==> run a <==
==> flow/design.v <==
`timescale 1ns/10ps
module DFF(clk, rst, D, Q);
input clk, rst;
input [17:0] D;
output reg [17:0] Q;
always @(posedge clk or posedge rst) begin
	if (rst) begin
	    Q <= 18'd0;
	end
	else begin
		Q <= D;
	end
end
endmodule
module FA(in1, in2, out);
input signed [15:0] in1;
input signed [17:0] in2;
output signed [17:0] out;
assign out = in1 + in2;
endmodule
`timescale 1ns/10ps
module SRRC(clk, rst, en, Din, Dout);
input clk, rst, en;
input [1:0] Din;
output [17:0] Dout;
wire signed [15:0] din;
wire signed [15:0] m [0:32];
wire [17:0] q [0:31]; 
wire [17:0] sum [0:31];
assign din = {Din, 14'd0};
assign m[0] = ~((din >>> 7) + (din >>> 9) + (din >>> 11)) + 1;
assign m[1] = ~((din >>> 8) + (din >>> 11) + (din >>> 13)) + 1;
assign m[2] = (din >>> 6) - (din >>> 8) - (din >>> 11) + (din >>> 14);
assign m[3] = (din >>> 6) + (din >>> 10) - (din >>> 12) - (din >>> 14);
assign m[4] = (din >>> 9) + (din >>> 12);
assign m[5] = ~((din >>> 6) + (din >>> 10) + (din >>> 12)) + 1;
assign m[6] = ~((din >>> 6) - (din >>> 9) + (din >>> 11) + (din >>> 14)) + 1;
assign m[7] = (din >>> 6) + (din >>> 9) - (din >>> 11) - (din >>> 13);
assign m[8] = (din >>> 4) - (din >>> 6) - (din >>> 8) + (din >>> 11) + (din >>> 14);
assign m[9] = (din >>> 6) - (din >>> 10) - (din >>> 13);
assign m[10] = ~((din >>> 4) + (din >>> 6) - (din >>> 10) - (din >>> 13)) + 1;
assign m[11] = ~((din >>> 3) + (din >>> 5) + (din >>> 9)) + 1;
assign m[12] = ~((din >>> 3) - (din >>> 6) - (din >>> 8) + (din >>> 13)) + 1;
assign m[13] = (din >>> 3) + (din >>> 5) + (din >>> 9) + (din >>> 11) - (din >>> 13);
assign m[14] = (din >>> 1) + (din >>> 4) + (din >>> 6) + (din >>> 9) - (din >>> 12) - (din >>> 14);
assign m[15] = din - (din >>> 5) + (din >>> 7) - (din >>> 9) - (din >>> 11) - (din >>> 13);
assign m[16] = din + (din >>> 3) + (din >>> 7) + (din >>> 9) - (din >>> 11);
assign m[17] = din - (din >>> 5) + (din >>> 7) - (din >>> 9) - (din >>> 11) - (din >>> 13);
assign m[18] = (din >>> 1) + (din >>> 4) + (din >>> 6) + (din >>> 9) - (din >>> 12) - (din >>> 14);
assign m[19] = (din >>> 3) + (din >>> 5) + (din >>> 9) + (din >>> 11) - (din >>> 13);
assign m[20] = ~((din >>> 3) - (din >>> 6) - (din >>> 8) + (din >>> 13)) + 1;
assign m[21] = ~((din >>> 3) + (din >>> 5) + (din >>> 9)) + 1;
assign m[22] = ~((din >>> 4) + (din >>> 6) - (din >>> 10) - (din >>> 13)) + 1;
assign m[23] = (din >>> 6) - (din >>> 10) - (din >>> 13);
assign m[24] = (din >>> 4) - (din >>> 6) - (din >>> 8) + (din >>> 11) + (din >>> 14);
assign m[25] = (din >>> 6) + (din >>> 9) - (din >>> 11) - (din >>> 13);
assign m[26] = ~((din >>> 6) - (din >>> 9) + (din >>> 11) + (din >>> 14)) + 1;
assign m[27] = ~((din >>> 6) + (din >>> 10) + (din >>> 12)) + 1;
assign m[28] = (din >>> 9) + (din >>> 12);
assign m[29] = (din >>> 6) + (din >>> 10) - (din >>> 12) - (din >>> 14);
assign m[30] = (din >>> 6) - (din >>> 8) - (din >>> 11) + (din >>> 14);
assign m[31] = ~((din >>> 8) + (din >>> 11) + (din >>> 13)) + 1;
assign m[32] = ~((din >>> 7) + (din >>> 9) + (din >>> 11)) + 1;
DFF u_DFF0 (.clk(clk), .rst(rst), .D(sum[1]), .Q(q[0]));
DFF u_DFF1 (.clk(clk), .rst(rst), .D(sum[2]), .Q(q[1]));
DFF u_DFF2 (.clk(clk), .rst(rst), .D(sum[3]), .Q(q[2]));
DFF u_DFF3 (.clk(clk), .rst(rst), .D(sum[4]), .Q(q[3]));
DFF u_DFF4 (.clk(clk), .rst(rst), .D(sum[5]), .Q(q[4]));
DFF u_DFF5 (.clk(clk), .rst(rst), .D(sum[6]), .Q(q[5]));
DFF u_DFF6 (.clk(clk), .rst(rst), .D(sum[7]), .Q(q[6]));
DFF u_DFF7 (.clk(clk), .rst(rst), .D(sum[8]), .Q(q[7]));
DFF u_DFF8 (.clk(clk), .rst(rst), .D(sum[9]), .Q(q[8]));
DFF u_DFF9 (.clk(clk), .rst(rst), .D(sum[10]), .Q(q[9]));
DFF u_DFF10 (.clk(clk), .rst(rst), .D(sum[11]), .Q(q[10]));
DFF u_DFF11 (.clk(clk), .rst(rst), .D(sum[12]), .Q(q[11]));
DFF u_DFF12 (.clk(clk), .rst(rst), .D(sum[13]), .Q(q[12]));
DFF u_DFF13 (.clk(clk), .rst(rst), .D(sum[14]), .Q(q[13]));
DFF u_DFF14 (.clk(clk), .rst(rst), .D(sum[15]), .Q(q[14]));
DFF u_DFF15 (.clk(clk), .rst(rst), .D(sum[16]), .Q(q[15]));
DFF u_DFF16 (.clk(clk), .rst(rst), .D(sum[17]), .Q(q[16]));
DFF u_DFF17 (.clk(clk), .rst(rst), .D(sum[18]), .Q(q[17]));
DFF u_DFF18 (.clk(clk), .rst(rst), .D(sum[19]), .Q(q[18]));
DFF u_DFF19 (.clk(clk), .rst(rst), .D(sum[20]), .Q(q[19]));
DFF u_DFF20 (.clk(clk), .rst(rst), .D(sum[21]), .Q(q[20]));
DFF u_DFF21 (.clk(clk), .rst(rst), .D(sum[22]), .Q(q[21]));
DFF u_DFF22 (.clk(clk), .rst(rst), .D(sum[23]), .Q(q[22]));
DFF u_DFF23 (.clk(clk), .rst(rst), .D(sum[24]), .Q(q[23]));
DFF u_DFF24 (.clk(clk), .rst(rst), .D(sum[25]), .Q(q[24]));
DFF u_DFF25 (.clk(clk), .rst(rst), .D(sum[26]), .Q(q[25]));
DFF u_DFF26 (.clk(clk), .rst(rst), .D(sum[27]), .Q(q[26]));
DFF u_DFF27 (.clk(clk), .rst(rst), .D(sum[28]), .Q(q[27]));
DFF u_DFF28 (.clk(clk), .rst(rst), .D(sum[29]), .Q(q[28]));
DFF u_DFF29 (.clk(clk), .rst(rst), .D(sum[30]), .Q(q[29]));
DFF u_DFF30 (.clk(clk), .rst(rst), .D(sum[31]), .Q(q[30]));
DFF u_DFF31 (.clk(clk), .rst(rst), .D({m[32][15], m[32][15], m[32]}), .Q(q[31]));
FA u_FA0 (.in1(m[0]), .in2(q[0]), .out(sum[0]));
FA u_FA1 (.in1(m[1]), .in2(q[1]), .out(sum[1]));
FA u_FA2 (.in1(m[2]), .in2(q[2]), .out(sum[2]));
FA u_FA3 (.in1(m[3]), .in2(q[3]), .out(sum[3]));
FA u_FA4 (.in1(m[4]), .in2(q[4]), .out(sum[4]));
FA u_FA5 (.in1(m[5]), .in2(q[5]), .out(sum[5]));
FA u_FA6 (.in1(m[6]), .in2(q[6]), .out(sum[6]));
FA u_FA7 (.in1(m[7]), .in2(q[7]), .out(sum[7]));
FA u_FA8 (.in1(m[8]), .in2(q[8]), .out(sum[8]));
FA u_FA9 (.in1(m[9]), .in2(q[9]), .out(sum[9]));
FA u_FA10 (.in1(m[10]), .in2(q[10]), .out(sum[10]));
FA u_FA11 (.in1(m[11]), .in2(q[11]), .out(sum[11]));
FA u_FA12 (.in1(m[12]), .in2(q[12]), .out(sum[12]));
FA u_FA13 (.in1(m[13]), .in2(q[13]), .out(sum[13]));
FA u_FA14 (.in1(m[14]), .in2(q[14]), .out(sum[14]));
FA u_FA15 (.in1(m[15]), .in2(q[15]), .out(sum[15]));
FA u_FA16 (.in1(m[16]), .in2(q[16]), .out(sum[16]));
FA u_FA17 (.in1(m[17]), .in2(q[17]), .out(sum[17]));
FA u_FA18 (.in1(m[18]), .in2(q[18]), .out(sum[18]));
FA u_FA19 (.in1(m[19]), .in2(q[19]), .out(sum[19]));
FA u_FA20 (.in1(m[20]), .in2(q[20]), .out(sum[20]));
FA u_FA21 (.in1(m[21]), .in2(q[21]), .out(sum[21]));
FA u_FA22 (.in1(m[22]), .in2(q[22]), .out(sum[22]));
FA u_FA23 (.in1(m[23]), .in2(q[23]), .out(sum[23]));
FA u_FA24 (.in1(m[24]), .in2(q[24]), .out(sum[24]));
FA u_FA25 (.in1(m[25]), .in2(q[25]), .out(sum[25]));
FA u_FA26 (.in1(m[26]), .in2(q[26]), .out(sum[26]));
FA u_FA27 (.in1(m[27]), .in2(q[27]), .out(sum[27]));
FA u_FA28 (.in1(m[28]), .in2(q[28]), .out(sum[28]));
FA u_FA29 (.in1(m[29]), .in2(q[29]), .out(sum[29]));
FA u_FA30 (.in1(m[30]), .in2(q[30]), .out(sum[30]));
FA u_FA31 (.in1(m[31]), .in2(q[31]), .out(sum[31]));
assign Dout = sum[0];
endmodule
module USI(clk, rst, en, lf_in, hf_out);
input clk, rst, en;
input [1:0] lf_in;
output reg [1:0] hf_out;
reg [1:0] switch;
always @(posedge clk or posedge rst) begin
	if (rst) begin
	    switch <= 2'd0;
	end
	else if(en) begin
		if(switch == 2'd3) begin
			switch <= 2'd0;
		end
		else begin
			switch <= switch + 2'd1;
		end
	end
	else begin
		switch <= switch;
	end
end
always @(posedge clk or posedge rst) begin
 	if (rst) begin
 	    hf_out <= 2'd0;
 	end
 	else if(en) begin
 		if(switch == 2'd2) begin
 			hf_out <= lf_in;
 		end
 		else begin
 			hf_out <= 2'd0;
 		end
 	end
 	else begin
 		hf_out <= hf_out;
 	end
 end 
endmodule
module SM(clk, rst, en, Din, I, Q);
input clk, rst, en;
input [1:0] Din;
output reg [1:0] I;
output reg [1:0] Q;
always @(posedge clk or posedge rst) begin
      if (rst) begin
          I <= 2'b00;
          Q <= 2'b00; 
      end
      else if(en) begin
            case(Din)
             0: begin
                  I <= 2'b01;
                  Q <= 2'b01;
             end
             1: begin
                  I <= 2'b01;
                  Q <= 2'b11;
             end
             2: begin
                  I <= 2'b11;
                  Q <= 2'b01;
             end
             3: begin
                  I <= 2'b11;
                  Q <= 2'b11;
             end
             default : begin
                  I <= I;
                  Q <= Q;
             end
            endcase
      end
      else begin
            I <= I;
            Q <= Q;
      end
end
endmodule
module SPC(clk, rst, en, Din, OUT);
input clk, rst, en;
input Din;
output reg [1:0] OUT;
reg swap;
always @(posedge clk or posedge rst) begin
	if (rst) begin
	    swap <= 1'd0;
	end
	else if(en) begin
		swap <= ~swap;
	end
	else begin
		swap <= swap;
	end
end
always @(posedge clk or posedge rst) begin
	if (rst) begin
	    OUT <= 2'd0;
	end
	else if(en) begin
		if(!swap) OUT[0] <= Din;
		else OUT <= (OUT << 1) | Din;
	end
	else begin
		OUT <= OUT;
	end
end
endmodule
`timescale 1ns/10ps
module QAM(clk, rst, en, Din, IFout);
input clk, rst, en;
input Din;
output reg signed [17:0] IFout;
wire [1:0] spc_out;
wire [1:0] sm_i;
wire [1:0] sm_q;
wire [1:0] lf_i;
wire [1:0] lf_q;
wire [1:0] usi_i;
wire [1:0] usi_q;
wire signed [17:0] srrc_i;
wire signed [17:0] srrc_q;
wire en0;
wire en1;
wire en2;
wire en3;
reg sm_ctrl;
reg [3:0] usi_ctrl;
reg [1:0] mix_cnt;
reg sync_i0, sync_i1, sync_q0, sync_q1;
reg ce2;
always @(posedge clk or posedge rst) begin
	if (rst) begin
	    ce2 <= 1'd0;
	end
	else begin
		ce2 <= ~ce2;
	end
end
assign en0 = en & ce2;
always @(posedge clk or posedge rst) begin
	if (rst) begin
	    sync_i0 <= 1'd0;
	    sync_q0 <= 1'd0; 
	end
	else begin
		sync_i0 <= sm_i[1];
		sync_q0 <= sm_q[1];
	end
end
always @(posedge clk or posedge rst) begin
	if (rst) begin
	    sync_i1 <= 1'd0;
	    sync_q1 <= 1'd0;
	end
	else begin
		sync_i1 <= sync_i0;
		sync_q1 <= sync_q0;
	end
end
always @(posedge clk or posedge rst) begin
	if (rst) begin
	    sm_ctrl <= 1'd0;
	end
	else if (ce2) begin
		sm_ctrl <= ~sm_ctrl;
	end
end
assign en1 = (sm_ctrl & ce2) ? 1'd1 : 1'd0;
always @(posedge clk or posedge rst) begin
	if (rst) begin
	    usi_ctrl <= 1'd0;
	end
	else if(en) begin
		if(usi_ctrl == 4'd8) usi_ctrl <= usi_ctrl;
		else usi_ctrl <= usi_ctrl + 4'd1;
	end
end
assign en2 = (usi_ctrl == 4'd8) ? 1'd1 : 1'd0;
assign en3 = 1'd1;
assign lf_i = {sync_i1, 1'd1};
assign lf_q = {sync_q1, 1'd1};
SPC u_SPC(.clk(clk),
	      .rst(rst),
	      .en(en0),
	      .Din(Din),
	      .OUT(spc_out)
	      );
SM u_SM(.clk(clk),
	    .rst(rst),
	    .en(en1),
	    .Din(spc_out),
	    .I(sm_i),
	    .Q(sm_q)
	    );
USI u_USI_i(.clk(clk),
	        .rst(rst),
	        .en(en2),
	        .lf_in(lf_i),
	        .hf_out(usi_i)
	        );
USI u_USI_q(.clk(clk),
	        .rst(rst),
	        .en(en2),
	        .lf_in(lf_q),
	        .hf_out(usi_q)
	        );
SRRC u_SRRC_i(.clk(clk),
	          .rst(rst),
	          .en(en3),
	          .Din(usi_i),
	          .Dout(srrc_i)
	          );
SRRC u_SRRC_q(.clk(clk),
	          .rst(rst),
	          .en(en3),
	          .Din(usi_q),
	          .Dout(srrc_q)
	          );
always @(posedge clk or posedge rst) begin
	if (rst) begin
	    mix_cnt <= 2'd0;
	end
	else if(en) begin
		if (mix_cnt == 2'd3) begin
			mix_cnt <= 2'd0;
		end
		else begin
			mix_cnt <= mix_cnt + 2'd1;
		end
	end
	else begin
		mix_cnt <= mix_cnt;
	end
end
always @(posedge clk or posedge rst) begin
	if (rst) begin
	    IFout <= 18'd0;
	end
	else if(en2) begin
		case(mix_cnt)
             3: begin
             	IFout <= srrc_i;
             end
             0: begin
             	IFout <= ~(srrc_q) + 18'd1;
             end
             1: begin
             	IFout <= ~(srrc_i) + 18'd1;
             end
             2: begin
             	IFout <= srrc_q;
             end
             default: begin
             	IFout <= IFout;
             end
		endcase
	end
	else begin
		IFout <= IFout;
	end
end
endmodule
==> flow/run.sh <==
#!/bin/bash
# the make line also repeats each setting of config.mk as NAME=value (left out here)
make -C /OpenROAD-flow-scripts/flow DESIGN_CONFIG=/design/flow/config.mk WORK_HOME=/design/flow/orfs CLKGATE_MAP_FILE= finish
==> flow/config.mk <==
export PLATFORM = sky130hd
export DESIGN_NAME = QAM
export DESIGN_NICKNAME = QAM
export VERILOG_FILES = /design/flow/design.v
export SDC_FILE = /design/flow/constraint.sdc
export NUM_CORES = 4
export LEC_CHECK = 0
export ABC_AREA = 1
export CAP_MARGIN = 20
export CELL_PAD_IN_SITES_DETAIL_PLACEMENT = 0
export CORE_ASPECT_RATIO = 0.89
export CORE_MARGIN = 2
export CORE_UTILIZATION = 36
export CTS_CLUSTER_DIAMETER = 171
export GPL_TIMING_DRIVEN = 0
export MIN_ROUTING_LAYER = met2
export PLACE_DENSITY = 0.38
export SETUP_SLACK_MARGIN = 0.37
export SLEW_MARGIN = 20
==> flow/constraint.sdc <==
create_clock -name core_clock -period 2.63 [get_ports {clk}]
set_input_delay 0.5260 -clock core_clock [delete_from_list [all_inputs] [get_ports {clk}]]
set_output_delay 0.5260 -clock core_clock [all_outputs]
set_load 0.01 [all_outputs]
==> run b (differences from run a) <==
==> flow/config.mk (replaced) <==
export PLATFORM = sky130hd
export DESIGN_NAME = QAM
export DESIGN_NICKNAME = QAM
export VERILOG_FILES = /design/flow/design.v
export SDC_FILE = /design/flow/constraint.sdc
export NUM_CORES = 4
export LEC_CHECK = 0
export ABC_AREA = 1
export CAP_MARGIN = 5
export CELL_PAD_IN_SITES_DETAIL_PLACEMENT = 0
export CORE_ASPECT_RATIO = 0.89
export CORE_MARGIN = 2
export CORE_UTILIZATION = 72
export CTS_CLUSTER_SIZE = 80
export MIN_ROUTING_LAYER = met1
export PLACE_DENSITY = 0.64
export SETUP_SLACK_MARGIN = -0.12
export SLEW_MARGIN = 20
==> flow/constraint.sdc (replaced) <==
create_clock -name core_clock -period 2.94 [get_ports {clk}]
set_input_delay 0.5880 -clock core_clock [delete_from_list [all_inputs] [get_ports {clk}]]
set_output_delay 0.5880 -clock core_clock [all_outputs]
set_load 0.01 [all_outputs]
==> run c (differences from run a) <==
==> flow/config.mk (replaced) <==
export PLATFORM = sky130hd
export DESIGN_NAME = QAM
export DESIGN_NICKNAME = QAM
export VERILOG_FILES = /design/flow/design.v
export SDC_FILE = /design/flow/constraint.sdc
export NUM_CORES = 4
export LEC_CHECK = 0
export CAP_MARGIN = 20
export CORE_MARGIN = 2
export CORE_UTILIZATION = 64
export SLEW_MARGIN = 20
==> flow/constraint.sdc (replaced) <==
create_clock -name core_clock -period 3.55 [get_ports {clk}]
set_input_delay 0.7100 -clock core_clock [delete_from_list [all_inputs] [get_ports {clk}]]
set_output_delay 0.7100 -clock core_clock [all_outputs]
set_load 0.01 [all_outputs]
==> metrics.cfg <==
[outcome]
status = complete, but fails checks
so.violations = negative setup slack

[sta]
worst_slack_ps = -130
setup_viol = 17

[drt]
drt_first_pass_iters = 5

[clocking]
cts_tree = done

(the above is from run c)
==> metrics.cfg <==
[floorplan]
die-width_um = 344
ioPinCount = 22

[synth]
logic_family = adder cells
xor_area_share_pct = 11.6
synth-edff-count = 0
yosys_cells = 8069

[clocking]
post_cts_buffers = 76
cts.htree.levels = 3

[outcome]
error_message = [ERROR GRT-0232] Routing congestion too high. Check the congestion heatmap in the GUI.
failing_step = 5_1_grt
status = stopped before the end

(the above is from run b)
==> metrics.cfg <==
[sta]
worst_slack_ps = -1650
setup_viol = 941

[clocking]
cts_tree = done

[floorplan]
chipArea_um2 = 209000

[outcome]
status = complete, but fails checks
so.violations = negative setup slack

(the above is from run a)
